try-violet:
Design datapath, start of the top module:
module datapath(clk, rst, sw, seg0, seg1,seg2,seg3, mem_addr, mem_wdata, mem_we, mem_rdata);
For scale: about 4,000 cells after synthesis, ~83 I/O pins, roughly 30,000 um2 of cells after synthesis.
export LEC_CHECK = 0
export ABC_AREA = 1
export CAP_MARGIN = 20
export CORE_ASPECT_RATIO = 0.5
export CORE_MARGIN = 2
export CORE_UTILIZATION = 72
export CTS_CLUSTER_DIAMETER = 372
export CTS_CLUSTER_SIZE = 99
export HOLD_SLACK_MARGIN = -0.09
export PLACE_DENSITY = 0.4
export SETUP_SLACK_MARGIN = 0.74
export SLEW_MARGIN = 20
create_clock -name core_clock -period 3.48 [get_ports {clk}]
run.sh (not shown) runs the stock make flow with config.mk's settings and CLKGATE_MAP_FILE=.
clock tree synthesis (4_1_cts): try-violet exited with error
Changes in try-raven relative to try-violet:
Settings: a deleted HOLD_SLACK_MARGIN that had been -0.09; an added PLACE_DENSITY_LB_ADDON of 0.0; a deleted PLACE_DENSITY that had been 0.4; a deleted CORE_ASPECT_RATIO that had been 0.5; an added TNS_END_PERCENT of 5.
==> comparison <==
What ended try-raven was a tool error in global routing (5_1_grt); the run never finished.
Per the comparison of try-raven with try-violet, final weighted congestion in routability-driven placement dropped 0.026; area of the core region climbed about 0.64%; die area barely changed; HPWL after detailed placement dropped 3.4%.
## Diff of input files: try-delta against try-raven
Settings: SETUP_SLACK_MARGIN removed (was 0.74); TNS_END_PERCENT removed (was 5); CTS_CLUSTER_SIZE removed (was 99); CORE_MARGIN changed from 2 to 4; ABC_AREA removed (was 1); CORE_UTILIZATION changed from 72 to 40; PLACE_DENSITY_LB_ADDON removed (was 0.0); CTS_CLUSTER_DIAMETER removed (was 372); the clock period (ns, I/O delays scaled along) changed from 3.48 to 9.3.
The log for try-raven ends in global routing (5_1_grt) with error GRT-0116, so the run never completed. try-delta: no failed stages, no open violations at the end. Per the comparison of try-delta with try-raven, placeable core area saw an increase; number of distinct library cell variants in the gate-level netlist after synthesis now larger; die size increased about 80%; post-synthesis instance total lost about 20%; number of standard-cell rows in the floorplan went up by 25. Height of the die grows by more than a quarter when moving from try-raven to try-delta.
Input-level comparison between try-xenon and try-delta:
Settings: an added MAX_ROUTING_LAYER of met4; an added SETUP_SLACK_MARGIN of 1.14; an added PLACE_DENSITY of 0.66; an added CTS_CLUSTER_DIAMETER of 59; a change of CORE_MARGIN from 4 to 2; a change of CORE_UTILIZATION from 40 to 70.
Taking try-xenon as 1.0, try-delta lands at 0.52 on detailed route wirelength on metal3. try-xenon reached the end of the flow, and the finished layout is clean on the timing, DRC and antenna checks. The largest net degree at the start of global routing number comes out higher for try-xenon vs try-delta. [try-xenon vs try-delta] post-route minimum period: higher in try-xenon. From try-delta to try-xenon the numbers moved as follows: sequential share of layout area went down by 0.29 points; buffer and inverter count on the worst path went down by 4; routed wire length per instance went up by 21%. try-xenon and try-delta ended up with roughly the same register area. In try-xenon relative to try-delta, total of clock buffers placed in the layout had gone up by more than 10%.

* * *

== run A ==
datapath again, from the RTL that the note above started with.
clock: 9.3 ns
lec_check: 0
abc_area: 1
cap_margin: 25
cell_pad_in_sites_detail_placement: 1
cell_pad_in_sites_global_placement: 3
core_aspect_ratio: 1.12
core_margin: 2
core_utilization: 20
cts_cluster_diameter: 319
gpl_routability_driven: 0
gpl_timing_driven: 0
hold_slack_margin: 0.1
max_routing_layer: met5
min_routing_layer: met2
place_density: 0.37
slew_margin: 35
tns_end_percent: 20
Input-level comparison between run B and run A:
- MAX_ROUTING_LAYER no longer set, was met5
- GPL_TIMING_DRIVEN no longer set, was 0
- CELL_PAD_IN_SITES_GLOBAL_PLACEMENT no longer set, was 3
- SLEW_MARGIN now 20, was 35
- CTS_CLUSTER_DIAMETER no longer set, was 319
- HOLD_SLACK_MARGIN no longer set, was 0.1
- CORE_UTILIZATION now 40, was 20
- CORE_ASPECT_RATIO no longer set, was 1.12
- ABC_AREA no longer set, was 1
- TNS_END_PERCENT no longer set, was 20
- MIN_ROUTING_LAYER no longer set, was met2
- CAP_MARGIN now 20, was 25
==> comparison <==
Run A vs run B, timing endpoint of the critical path: status_register.Q[1] vs alu_inst.mul_accumulator.Q[14]. Run B — clock buffer instance count of the final layout 12% lower, run A as reference. [compare] base=run A new=run B: share of the yosys chip area belonging to registers picked up an extra 0.23 points, well-tap cell count lost about 50%.
#### Input delta (run C over run B)
- a change of CORE_MARGIN from 2 to 4
- a deleted PLACE_DENSITY that had been 0.37
- a deleted GPL_ROUTABILITY_DRIVEN that had been 0
- a deleted CELL_PAD_IN_SITES_DETAIL_PLACEMENT that had been 1
- a change of the clock period (ns, I/O delays scaled along) from 9.3 to 5.15
[summary]
What the final checks of run C revealed, after a flow that finished every stage, was a layout that fails on negative setup slack. Relative to run B, run C degrades die size. Summary: with run B as the reference, wire length of the first global-routing pass in run C moved down by a few percent.
Inputs modified between run C and run D:
- CTS_CLUSTER_SIZE newly set to 99
- CORE_UTILIZATION changed from 40 to 72
- CTS_CLUSTER_DIAMETER newly set to 372
- the clock period (ns, I/O delays scaled along) changed from 5.15 to 3.48
Notes after the runs:
- Flow for run D halted at clock tree synthesis, error code DPL-0038.
- Number of primary I/O pins came out exactly the same in run D and run C.
- Summary of run D over run C: area of the core region went down, post-synthesis instance area did not really move, yosys-reported design area after synthesis did not really move.
- Cmp run D and run C / die area / lower: run D
diff inputs: run D => run E
- CTS_CLUSTER_SIZE removed (was 99)
- SETUP_SLACK_MARGIN newly set to 1.95
- CTS_CLUSTER_DIAMETER removed (was 372)
- CORE_UTILIZATION changed from 72 to 40
- the clock period (ns, I/O delays scaled along) changed from 3.48 to 9.1
## What came out
Run E was carried through to the last stage, and its layout satisfied the timing, DRC and antenna checks. Vertical die size grows by more than a quarter when moving from run D to run E. Re floorplan row count: run E is about 34% up on run D. Run E vs. run D: area figure in the yosys stat output was more or less identical; die footprint shows an increase of 77%; post-synthesis share of cell area spent on and-or and or-and gates held. Looking only at number of cells in the design after placement, and setting everything else aside, the lower value of run D and run E goes to run E.
diff inputs: run E => run F
- CORE_UTILIZATION changed from 40 to 58
- SETUP_SLACK_MARGIN changed from 1.95 to -0.45
- CORE_MARGIN changed from 4 to 2
- the clock period (ns, I/O delays scaled along) changed from 9.1 to 6.19
Results
Of run E and run F, just one finished clean: run E. To summarise run F: no stage aborted, but the layout did not pass its checks, failing on negative setup slack. Summary of run F over run E: total number of vias went up. [compare] base=run E new=run F: setup slack of the critical path after layout went down by 3110 ps, wire length of the first global-routing pass picked up an extra 11%. Between run E and run F, the difference in sequential cell area is negligible. Delta(average via count per standard cell, run F - run E) > 0. Wire length (run F vs. run E) increases by more than 10%.
